==> delta: inputs <==
## ConvEngine
module ConvEngine (
    input         clk,
    input         rst,
    input  [31:0] DMAport,        
    input         acc_enable,     
    input         acc_clear,      
    output [31:0] result          
);
    wire [24:0] mux_out0, mux_out1, mux_out2, mux_out3, mux_out4, mux_out5;
    MUX demux (
        .DMAport(DMAport),
        .out0(mux_out0),
        .out1(mux_out1),
        .out2(mux_out2),
        .out3(mux_out3),
        .out4(mux_out4),
        .out5(mux_out5)
    );
    wire [23:0] reg_data [5:0];
    Register reg0 (
        .clk(clk),
        .rst(rst),
        .enable(mux_out0[0]),
        .datain(mux_out0[24:1]),
        .dataout(reg_data[0])
    );
    Register reg1 (
        .clk(clk),
        .rst(rst),
        .enable(mux_out1[0]),
        .datain(mux_out1[24:1]),
        .dataout(reg_data[1])
    );
    Register reg2 (
        .clk(clk),
        .rst(rst),
        .enable(mux_out2[0]),
        .datain(mux_out2[24:1]),
        .dataout(reg_data[2])
    );
    Register reg3 (
        .clk(clk),
        .rst(rst),
        .enable(mux_out3[0]),
        .datain(mux_out3[24:1]),
        .dataout(reg_data[3])
    );
    Register reg4 (
        .clk(clk),
        .rst(rst),
        .enable(mux_out4[0]),
        .datain(mux_out4[24:1]),
        .dataout(reg_data[4])
    );
    Register reg5 (
        .clk(clk),
        .rst(rst),
  ...
clock: 7.01 ns
lec_check: 0
abc_area: 1
cap_margin: 20
cell_pad_in_sites_detail_placement: 0
core_aspect_ratio: 0.61
core_margin: 5
core_utilization: 21
cts_cluster_size: 11
gpl_routability_driven: 0
gpl_timing_driven: 1
max_routing_layer: met4
place_density: 0.78
setup_slack_margin: 0.42
slew_margin: 20
run.sh (not shown) runs the stock make flow with config.mk's settings and CLKGATE_MAP_FILE=.
==> indigo: changes against delta <==
==> flow/config.mk (replaced) <==
export PLATFORM = sky130hd
export DESIGN_NAME = ConvEngine
export DESIGN_NICKNAME = ConvEngine
export VERILOG_FILES = /design/flow/design.v
export SDC_FILE = /design/flow/constraint.sdc
export NUM_CORES = 4
export LEC_CHECK = 0
export CAP_MARGIN = 20
export CORE_MARGIN = 2
export CORE_UTILIZATION = 40
export SLEW_MARGIN = 20
==> flow/constraint.sdc (replaced) <==
create_clock -name core_clock -period 9.49 [get_ports {clk}]
set_input_delay 1.8980 -clock core_clock [delete_from_list [all_inputs] [get_ports {clk}]]
set_output_delay 1.8980 -clock core_clock [all_outputs]
set_load 0.01 [all_outputs]
==> qor summary <==
|  | indigo | delta |
|---|---|---|
| Routed wire length on met3 | 4.17 mm | 18.1 mm |
| Final Core Density | 43.7% | 26.3% |
| YS chip area | 35700 sq um | 36600 sq um |
| Iter 0 DRT Violations | 1110 | 2945 |
| Area of placed instances | 38000 sq um | 43200 sq um |
| Crit Path Max Fanout | 9 | 8 |
| Comb_multi_in | 2086 | 2373 |
| Data buffer area share | 2.70% | 10.2% |
| Critical path arrival | 9.51 ns | 8.25 ns |
| Combinational fraction of the cell area | 70.4% | 60.5% |
| Worst Skew | 0.0197 ns | 0.0138 ns |
| Vias in the first global route | 24000 | 31000 |
| Outcome | no timing/DRC/antenna violations | failed layout checks |
| Reasons for failing layout checks | - | negative setup slack |
| Pin slew with the least headroom to its limit | 0.961 ns | 0.926 ns |
| Init Core Util | 40.4% | 21.2% |
| Worst slew slack as a fraction of its limit | 36.0% | 38.2% |
| Area of the core | 88500 sq um | 173000 sq um |
| Count of cells along the worst hold path | 2 | 1 |
| Destination of the worst register-to-register timing path | accumulator[29] | accumulator[31] |
| Detailed-routing iteration count for the pre-antenna-repair pass | 21 | 8 |
| Met1 usage | 28.2% | 17.7% |
| Area added between synthesis and finish | 8.24% | 24.3% |

==> inputs of try-raven <==
==> flow/design.v <==
module MUX(input [31:0] DMAport, output reg [24:0] out0, out1, out2, out3, out4, out5);
	always @ (*) begin
		out0 = 25'b0;
		out1 = 25'b0;
		out2 = 25'b0;
		out3 = 25'b0;
		out4 = 25'b0;
		out5 = 25'b0;
		case(DMAport[2:0])
			3'b000: out0 = DMAport[31:7];
			3'b001: out1 = DMAport[31:7];
			3'b010: out2 = DMAport[31:7];
			3'b011: out3 = DMAport[31:7];
			3'b100: out4 = DMAport[31:7];
			3'b101: out5 = DMAport[31:7];
			default:;
		endcase
	end
endmodule
module Register(input clk, input rst, input enable, input [23:0] datain, output reg [23:0] dataout);
	always @ (posedge clk or posedge rst) begin
		if (rst)
			dataout <= 24'b0;
		else if(enable)
			dataout <= datain;
	end
endmodule
module Wallace_BaughWooley (
    input  signed [7:0] a,
    input  signed [7:0] b,
    output signed [15:0] prod
);
    assign prod = a * b;
endmodule
module ConvEngine (
    input         clk,
    input         rst,
    input  [31:0] DMAport,        
    input         acc_enable,     
    input         acc_clear,      
    output [31:0] result          
);
    wire [24:0] mux_out0, mux_out1, mux_out2, mux_out3, mux_out4, mux_out5;
    MUX demux (
        .DMAport(DMAport),
        .out0(mux_out0),
        .out1(mux_out1),
        .out2(mux_out2),
        .out3(mux_out3),
        .out4(mux_out4),
        .out5(mux_out5)
    );
    wire [23:0] reg_data [5:0];
    Register reg0 (
        .clk(clk),
        .rst(rst),
        .enable(mux_out0[0]),
        .datain(mux_out0[24:1]),
        .dataout(reg_data[0])
    );
    Register reg1 (
        .clk(clk),
        .rst(rst),
        .enable(mux_out1[0]),
        .datain(mux_out1[24:1]),
        .dataout(reg_data[1])
    );
    Register reg2 (
        .clk(clk),
        .rst(rst),
        .enable(mux_out2[0]),
        .datain(mux_out2[24:1]),
        .dataout(reg_data[2])
    );
    Register reg3 (
        .clk(clk),
        .rst(rst),
        .enable(mux_out3[0]),
        .datain(mux_out3[24:1]),
        .dataout(reg_data[3])
    );
    Register reg4 (
        .clk(clk),
        .rst(rst),
        .enable(mux_out4[0]),
        .datain(mux_out4[24:1]),
        .dataout(reg_data[4])
    );
    Register reg5 (
        .clk(clk),
        .rst(rst),
        .enable(mux_out5[0]),
        .datain(mux_out5[24:1]),
        .dataout(reg_data[5])
    );
    wire signed [7:0] pixel [8:0];
    wire signed [7:0] kernel [8:0];
    assign pixel[0] = reg_data[0][23:16];
    assign pixel[1] = reg_data[0][15:8];
    assign pixel[2] = reg_data[0][7:0];
    assign pixel[3] = reg_data[1][23:16];
    assign pixel[4] = reg_data[1][15:8];
    assign pixel[5] = reg_data[1][7:0];
    assign pixel[6] = reg_data[2][23:16];
    assign pixel[7] = reg_data[2][15:8];
    assign pixel[8] = reg_data[2][7:0];
    assign kernel[0] = reg_data[3][23:16];
    assign kernel[1] = reg_data[3][15:8];
    assign kernel[2] = reg_data[3][7:0];
    assign kernel[3] = reg_data[4][23:16];
    assign kernel[4] = reg_data[4][15:8];
    assign kernel[5] = reg_data[4][7:0];
    assign kernel[6] = reg_data[5][23:16];
    assign kernel[7] = reg_data[5][15:8];
    assign kernel[8] = reg_data[5][7:0];
    wire signed [15:0] prod [8:0];
    Wallace_BaughWooley mult0 (.a(pixel[0]), .b(kernel[0]), .prod(prod[0]));
    Wallace_BaughWooley mult1 (.a(pixel[1]), .b(kernel[1]), .prod(prod[1]));
    Wallace_BaughWooley mult2 (.a(pixel[2]), .b(kernel[2]), .prod(prod[2]));
    Wallace_BaughWooley mult3 (.a(pixel[3]), .b(kernel[3]), .prod(prod[3]));
    Wallace_BaughWooley mult4 (.a(pixel[4]), .b(kernel[4]), .prod(prod[4]));
    Wallace_BaughWooley mult5 (.a(pixel[5]), .b(kernel[5]), .prod(prod[5]));
    Wallace_BaughWooley mult6 (.a(pixel[6]), .b(kernel[6]), .prod(prod[6]));
    Wallace_BaughWooley mult7 (.a(pixel[7]), .b(kernel[7]), .prod(prod[7]));
    Wallace_BaughWooley mult8 (.a(pixel[8]), .b(kernel[8]), .prod(prod[8]));
    wire signed [31:0] prod_ext [8:0];
    assign prod_ext[0] = {{16{prod[0][15]}}, prod[0]};
    assign prod_ext[1] = {{16{prod[1][15]}}, prod[1]};
    assign prod_ext[2] = {{16{prod[2][15]}}, prod[2]};
    assign prod_ext[3] = {{16{prod[3][15]}}, prod[3]};
    assign prod_ext[4] = {{16{prod[4][15]}}, prod[4]};
    assign prod_ext[5] = {{16{prod[5][15]}}, prod[5]};
    assign prod_ext[6] = {{16{prod[6][15]}}, prod[6]};
    assign prod_ext[7] = {{16{prod[7][15]}}, prod[7]};
    assign prod_ext[8] = {{16{prod[8][15]}}, prod[8]};
    wire signed [31:0] sum_products;
    assign sum_products = prod_ext[0] + prod_ext[1] + prod_ext[2] +
                          prod_ext[3] + prod_ext[4] + prod_ext[5] +
                          prod_ext[6] + prod_ext[7] + prod_ext[8];
    reg signed [31:0] accumulator;
    always @(posedge clk or posedge rst) begin
        if (rst) begin
            accumulator <= 32'b0;
        end else if (acc_clear) begin
            accumulator <= 32'b0;
        end else if (acc_enable) begin
            accumulator <= accumulator + sum_products;
        end
    end
    assign result = accumulator;
endmodule
==> flow/run.sh <==
#!/bin/bash
# the make line also repeats each setting of config.mk as NAME=value (left out here)
make -C /OpenROAD-flow-scripts/flow DESIGN_CONFIG=/design/flow/config.mk WORK_HOME=/design/flow/orfs CLKGATE_MAP_FILE= finish
==> flow/config.mk <==
export PLATFORM = sky130hd
export DESIGN_NAME = ConvEngine
export DESIGN_NICKNAME = ConvEngine
export VERILOG_FILES = /design/flow/design.v
export SDC_FILE = /design/flow/constraint.sdc
export NUM_CORES = 4
export LEC_CHECK = 0
export CAP_MARGIN = 20
export CELL_PAD_IN_SITES_DETAIL_PLACEMENT = 1
export CELL_PAD_IN_SITES_GLOBAL_PLACEMENT = 2
export CORE_ASPECT_RATIO = 1.91
export CORE_MARGIN = 7
export CORE_UTILIZATION = 45
export CTS_CLUSTER_DIAMETER = 387
export CTS_CLUSTER_SIZE = 43
export GPL_TIMING_DRIVEN = 0
export MIN_ROUTING_LAYER = met2
export PLACE_DENSITY = 0.65
export SETUP_SLACK_MARGIN = 0.58
export SLEW_MARGIN = 25
==> flow/constraint.sdc <==
create_clock -name core_clock -period 6.2 [get_ports {clk}]
set_input_delay 1.2400 -clock core_clock [delete_from_list [all_inputs] [get_ports {clk}]]
set_output_delay 1.2400 -clock core_clock [all_outputs]
set_load 0.01 [all_outputs]
==> try-fjord: changes against try-raven <==
Settings changed: CELL_PAD_IN_SITES_DETAIL_PLACEMENT 1 to default, CELL_PAD_IN_SITES_GLOBAL_PLACEMENT 2 to default, CORE_ASPECT_RATIO 1.91 to default, CORE_MARGIN 7 to 2, CORE_UTILIZATION 45 to 72, CTS_CLUSTER_DIAMETER 387 to default, CTS_CLUSTER_SIZE 43 to 96, GPL_TIMING_DRIVEN 0 to default, MIN_ROUTING_LAYER met2 to default, PLACE_DENSITY 0.65 to default, SETUP_SLACK_MARGIN 0.58 to default, SLEW_MARGIN 25 to 20, TNS_END_PERCENT from default to 10.
==> flow/constraint.sdc (replaced) <==
create_clock -name core_clock -period 6.68 [get_ports {clk}]
set_input_delay 1.3360 -clock core_clock [delete_from_list [all_inputs] [get_ports {clk}]]
set_output_delay 1.3360 -clock core_clock [all_outputs]
set_load 0.01 [all_outputs]
==> try-quartz: changes against try-raven <==
Settings changed: CELL_PAD_IN_SITES_DETAIL_PLACEMENT 1 to default, CELL_PAD_IN_SITES_GLOBAL_PLACEMENT 2 to default, CORE_ASPECT_RATIO 1.91 to default, CORE_MARGIN 7 to 2, CORE_UTILIZATION 45 to 66, CTS_CLUSTER_DIAMETER 387 to 358, CTS_CLUSTER_SIZE 43 to 36, GPL_TIMING_DRIVEN 0 to default, MAX_ROUTING_LAYER from default to met4, MIN_ROUTING_LAYER met2 to default, PLACE_DENSITY 0.65 to default, SETUP_SLACK_MARGIN 0.58 to default, SLEW_MARGIN 25 to 20.
==> flow/constraint.sdc (replaced) <==
create_clock -name core_clock -period 6.44 [get_ports {clk}]
set_input_delay 1.2880 -clock core_clock [delete_from_list [all_inputs] [get_ports {clk}]]
set_output_delay 1.2880 -clock core_clock [all_outputs]
set_load 0.01 [all_outputs]
==> results <==
try-fjord completed and failed the layout checks on setup timing. try-raven ran to the end with violations: setup timing. try-quartz produced a layout that fails on setup timing.
Synthesized cell count is the same in try-quartz and try-fjord.
In area after synthesis, try-fjord and try-raven do not differ.
In sequential cell count, try-raven and try-fjord do not differ.
Against try-fjord, the wire length of try-quartz is lower by 1.2%.
Clock-buffer cell count, highest first: try-quartz, try-fjord, try-raven.
Non-clock buffer count: try-quartz > try-fjord > try-raven.
Of try-raven and try-quartz, try-quartz has the higher register-to-register slack (gap 0.52 ns).
==> figures <==
| quantity | try-raven | try-quartz | try-fjord |
|---|---|---|---|
| Wire length on met2 | 72,500 um | 46,600 um | 46,200 um |
| Post-Route Hold Slack | 0.578 ns | 0.573 ns | 0.559 ns |
| Achievable Freq | 0.113 GHz | 0.117 GHz | 0.116 GHz |
| Slowest cell on the critical path | fa_4 | fa_2 | fa_2 |
| Flip-flop and latch share of the layout cell area | 0.110 | 0.107 | 0.109 |
| Number of antenna violations at the first check in global routing | 2 | 0 | 0 |
| Clock latency at the later pin of the worst-skew pair | 0.54 ns | 0.52 ns | 0.53 ns |
| DP Wirelength | 102,000 um | 83,000 um | 81,700 um |
| Hold EP | accumulator[4]$_DFFE_PP0P_ | reg4.dataout[5]$_DFFE_PP0P_ | reg4.dataout[20]$_DFFE_PP0P_ |
| Result of the run | failed layout checks | failed layout checks | failed layout checks |
| Layout check failures | setup timing | setup timing | setup timing |
| Final setup vio count | 29 | 28 | 28 |
| R2R Path Start | reg3.dataout[17]$_DFFE_PP0P_ | reg0.dataout[23]$_DFFE_PP0P_ | reg3.dataout[17]$_DFFE_PP0P_ |
| Placement row count | 142 | 85 | 81 |
| Critical path data arrival time | 9.29 ns | 8.99 ns | 9.11 ns |

==> inputs of 11-21 <==
RTL: the design.v shown in full above, as it stands there.
export LEC_CHECK = 0
export CAP_MARGIN = 20
export CELL_PAD_IN_SITES_DETAIL_PLACEMENT = 0
export CORE_MARGIN = 2
export CORE_UTILIZATION = 72
export CTS_CLUSTER_DIAMETER = 27
export CTS_CLUSTER_SIZE = 56
export GPL_ROUTABILITY_DRIVEN = 0
export GPL_TIMING_DRIVEN = 1
export MAX_ROUTING_LAYER = met4
export PLACE_DENSITY_LB_ADDON = 0.0
export SETUP_SLACK_MARGIN = 1.73
export SLEW_MARGIN = 40
create_clock -name core_clock -period 9.29 [get_ports {clk}]
==> inputs of 04-10, as changes to 11-21 <==
CTS_CLUSTER_DIAMETER = default   (was 27)
GPL_ROUTABILITY_DRIVEN = 1   (was 0)
PLACE_DENSITY_LB_ADDON = 0.08   (was 0.0)
SETUP_SLACK_MARGIN = 2.44   (was 1.73)
==> flow/constraint.sdc (replaced) <==
create_clock -name core_clock -period 8.44 [get_ports {clk}]
set_input_delay 1.6880 -clock core_clock [delete_from_list [all_inputs] [get_ports {clk}]]
set_output_delay 1.6880 -clock core_clock [all_outputs]
set_load 0.01 [all_outputs]
==> inputs of 09-28, as changes to 11-21 <==
ABC_AREA = 0   (was default)
CORE_MARGIN = 5   (was 2)
CTS_CLUSTER_DIAMETER = 259   (was 27)
CTS_CLUSTER_SIZE = 100   (was 56)
PLACE_DENSITY = 0.78   (was default)
PLACE_DENSITY_LB_ADDON = default   (was 0.0)
SETUP_SLACK_MARGIN = default   (was 1.73)
SLEW_MARGIN = 20   (was 40)
TNS_END_PERCENT = 100   (was default)
==> flow/constraint.sdc (replaced) <==
create_clock -name core_clock -period 9.4 [get_ports {clk}]
set_input_delay 1.8800 -clock core_clock [delete_from_list [all_inputs] [get_ports {clk}]]
set_output_delay 1.8800 -clock core_clock [all_outputs]
set_load 0.01 [all_outputs]
==> qor summary <==
Area taken by flip-flops and latches: 04-10 0.00448 sq mm; 09-28 0.00441 sq mm; 11-21 0.00449 sq mm
Share of cell area taken by multi-input logic gates: 04-10 0.684; 09-28 0.718; 11-21 0.706
Tcrit/Tclk final: 04-10 1.04; 09-28 0.980; 11-21 0.945
Die height: 04-10 227 um; 09-28 233 um; 11-21 227 um
Placeable core region: 04-10 0.0490 sq mm; 09-28 0.0491 sq mm; 11-21 0.0490 sq mm
Required time worst endpoint: 04-10 8.90 ns; 09-28 9.83 ns; 11-21 9.72 ns
Worst Clk Skew: 04-10 0.0227 ns; 09-28 0.0158 ns; 11-21 0.0156 ns
Estimated wirelength of the detail-placed design: 04-10 79,200 um; 09-28 73,700 um; 11-21 73,200 um
Detailed-route wire length per cell: 04-10 22.2 um; 09-28 20.8 um; 11-21 21.5 um
Status: 04-10 finished with violations; 09-28 finished clean; 11-21 finished clean
Violated checks: 04-10 negative setup slack; 09-28 -; 11-21 -
Number of violations reported at the end of detailed-routing iteration 0: 04-10 1,700; 09-28 1,676; 11-21 1,621
Buffer and inverter count on the worst path: 04-10 8; 09-28 5; 11-21 8
Drt via density: 04-10 5.57; 09-28 5.55; 11-21 5.59
